## alpacacorn
module alpacacorn #(
	parameter ADR_WIDTH = 6,
	parameter DATA_WIDTH = 8
)(
	input wire clk_i,
	input wire rst_i,
	input wire [DATA_WIDTH-1:0] data_i,
	output wire [DATA_WIDTH-1:0] data_o,
	output wire [ADR_WIDTH-1:0] adr_o,
	output wire we_o
);
For scale: ~280 cells after synthesis, about 41 flip-flops.
==> flow/config.mk <==
export PLATFORM = sky130hd
export DESIGN_NAME = alpacacorn
export DESIGN_NICKNAME = alpacacorn
export VERILOG_FILES = /design/flow/design.v
export SDC_FILE = /design/flow/constraint.sdc
export NUM_CORES = 4
export LEC_CHECK = 0
export ABC_AREA = 1
export CAP_MARGIN = 0
export CORE_ASPECT_RATIO = 0.72
export CORE_MARGIN = 2
export CORE_UTILIZATION = 72
export CTS_CLUSTER_DIAMETER = 360
export CTS_CLUSTER_SIZE = 15
export PLACE_DENSITY_LB_ADDON = 0.13
export SETUP_SLACK_MARGIN = 0.16
export SLEW_MARGIN = 20
==> flow/constraint.sdc <==
create_clock -name core_clock -period 0.543 [get_ports {clk_i}]
set_input_delay 0.1086 -clock core_clock [delete_from_list [all_inputs] [get_ports {clk_i}]]
set_output_delay 0.1086 -clock core_clock [all_outputs]
set_load 0.01 [all_outputs]
run.sh (not shown) runs the stock make flow with config.mk's settings and CLKGATE_MAP_FILE=.
The baseline aborted during 3_3_place_gp.
==> next run, changes <==
- ABC_AREA: 1 -> default
- CAP_MARGIN: 0 -> 20
- CORE_ASPECT_RATIO: 0.72 -> default
- CORE_UTILIZATION: 72 -> 22
- CTS_CLUSTER_DIAMETER: 360 -> default
- CTS_CLUSTER_SIZE: 15 -> default
- PLACE_DENSITY_LB_ADDON: 0.13 -> default
- SETUP_SLACK_MARGIN: 0.16 -> default
- clock period: 0.543 -> 2.69 ns (I/O delays scaled with it)
=> The changed run completed with no timing, DRC or antenna violations; synthesized cell count went down by about a fifth; die size went up to 2.9 times its value; area after synthesis went down by a few percent.
==> next run, changes <==
- CORE_ASPECT_RATIO: default -> 1.99
- CORE_UTILIZATION: 22 -> 40
- CTS_CLUSTER_DIAMETER: default -> 110
- CTS_CLUSTER_SIZE: default -> 100
- HOLD_SLACK_MARGIN: default -> -0.09
- clock period: 2.69 -> 2.5 ns (I/O delays scaled with it)
Result: Design area fell by 2.4%. Global-route usage rose by 8.1 points. Clock power hardly moves. Via count rose by about 2.2%. Non-clock buffer count rose by 2. Routed wire length does not change. Worst setup slack gets worse by 0.20 ns.

Setup of wip/quartz:
alpacacorn again, from the RTL that the note above started with.
Design alpacacorn, start of the top module:
module alpacacorn #(
	parameter ADR_WIDTH = 6,
	parameter DATA_WIDTH = 8
)(
	input wire clk_i,
	input wire rst_i,
	input wire [DATA_WIDTH-1:0] data_i,
	output wire [DATA_WIDTH-1:0] data_o,
	output wire [ADR_WIDTH-1:0] adr_o,
	output wire we_o
);
make LEC_CHECK=0 CAP_MARGIN=20 CELL_PAD_IN_SITES_DETAIL_PLACEMENT=1 CORE_MARGIN=10 CORE_UTILIZATION=26 CTS_CLUSTER_DIAMETER=197 CTS_CLUSTER_SIZE=68 GPL_ROUTABILITY_DRIVEN=0 GPL_TIMING_DRIVEN=0 HOLD_SLACK_MARGIN=0.18 MAX_ROUTING_LAYER=met5 SLEW_MARGIN=5 TNS_END_PERCENT=60 finish   # period 2.43 ns
Input changes introduced in wip/garnet (baseline for comparison: wip/quartz):
Settings: a deleted CTS_CLUSTER_SIZE that had been 68; a change of CORE_MARGIN from 10 to 2; a deleted GPL_TIMING_DRIVEN that had been 0; a change of CORE_UTILIZATION from 26 to 68; a deleted TNS_END_PERCENT that had been 60; a deleted GPL_ROUTABILITY_DRIVEN that had been 0; a deleted MAX_ROUTING_LAYER that had been met5; a deleted CELL_PAD_IN_SITES_DETAIL_PLACEMENT that had been 1; a deleted CTS_CLUSTER_DIAMETER that had been 197; a change of SLEW_MARGIN from 5 to 20; a deleted HOLD_SLACK_MARGIN that had been 0.18; a change of the clock period (ns, I/O delays scaled along) from 2.43 to 1.24.
==> results <==
Going from wip/quartz to wip/garnet, cell count after placement now smaller, post-synthesis cell area comparable, placeable core area now smaller, placed standard-cell area now larger, cell row count now smaller.
The y dimension of the die in wip/quartz is 1.8 times that in wip/garnet.
Diff wip/quartz -> wip/garnet | setup slack at placement | decrease of 0.99 ns
Diff wip/quartz..wip/garnet | top-level I/O count | unchanged
The higher post-DP HPWL came out of wip/garnet.
wip/garnet did not finish: a tool error stopped it during clock tree synthesis (4_1_cts).
Compared with wip/quartz, in wip/garnet post-synthesis mux area share about even, area enclosed by the die boundary decreased by about 70% relative to the old numbers.
## Diff of input files: wip/lagoon against wip/garnet
Settings: setting CTS_CLUSTER_SIZE to 19 for the first time; setting ABC_AREA to 0 for the first time; setting SETUP_SLACK_MARGIN to 0.5 for the first time; setting CTS_CLUSTER_DIAMETER to 200 for the first time; changing CORE_UTILIZATION from 68 to 71; changing the clock period (ns, I/O delays scaled along) from 1.24 to 1.73.
==> comparison <==
Relative to wip/garnet, the total cell area at the placement stage of wip/lagoon is lower by 8.3%.
wip/lagoon -> wip/garnet: sequential element share of the synthesized area delta 0, exact match
On chip area, wip/garnet loses to wip/lagoon.
Going from wip/garnet to wip/lagoon, and-or/or-and share of the synthesized area barely changed; number of placed cells counting well taps dropped 28; vertical die dimension dropped 2.0%.
wip/lagoon: it failed with a tool error in clock tree synthesis (4_1_cts), so there are no final results.
When the final numbers for wip/garnet and wip/lagoon were put side by side, the initial cell density of the core turned out to be smaller in wip/garnet.
From wip/lagoon to wip/garnet, post-synthesis share of cell area spent on and, or, nand and nor gates did not move at all.
> inputs changed (wip/lagoon -> wip/indigo)
Settings: a change of CORE_UTILIZATION from 71 to 40; a deleted ABC_AREA that had been 0; a deleted SETUP_SLACK_MARGIN that had been 0.5; a deleted CTS_CLUSTER_DIAMETER that had been 200; a deleted CTS_CLUSTER_SIZE that had been 19; a change of the clock period (ns, I/O delays scaled along) from 1.73 to 2.5.
==> results <==
wip/indigo has completed all stages; timing, DRC and antenna checks passed.
Re area after synthesis: no difference whatsoever between wip/indigo and wip/lagoon.
Going from wip/lagoon to wip/indigo, number of placed cells counting well taps moved up, core outline area rose 76%, last weighted congestion value of the routability-driven placer went down, cell count listed in synth_stat.txt did not really move, area after detailed placement shrank by 4.9%.
Between wip/lagoon and wip/indigo, the synthesized cell count does not differ in any meaningful way.
Diff wip/lagoon and wip/indigo: site row count lower in wip/lagoon
Power figures rest on the tool's default switching activity, not on a simulated workload.
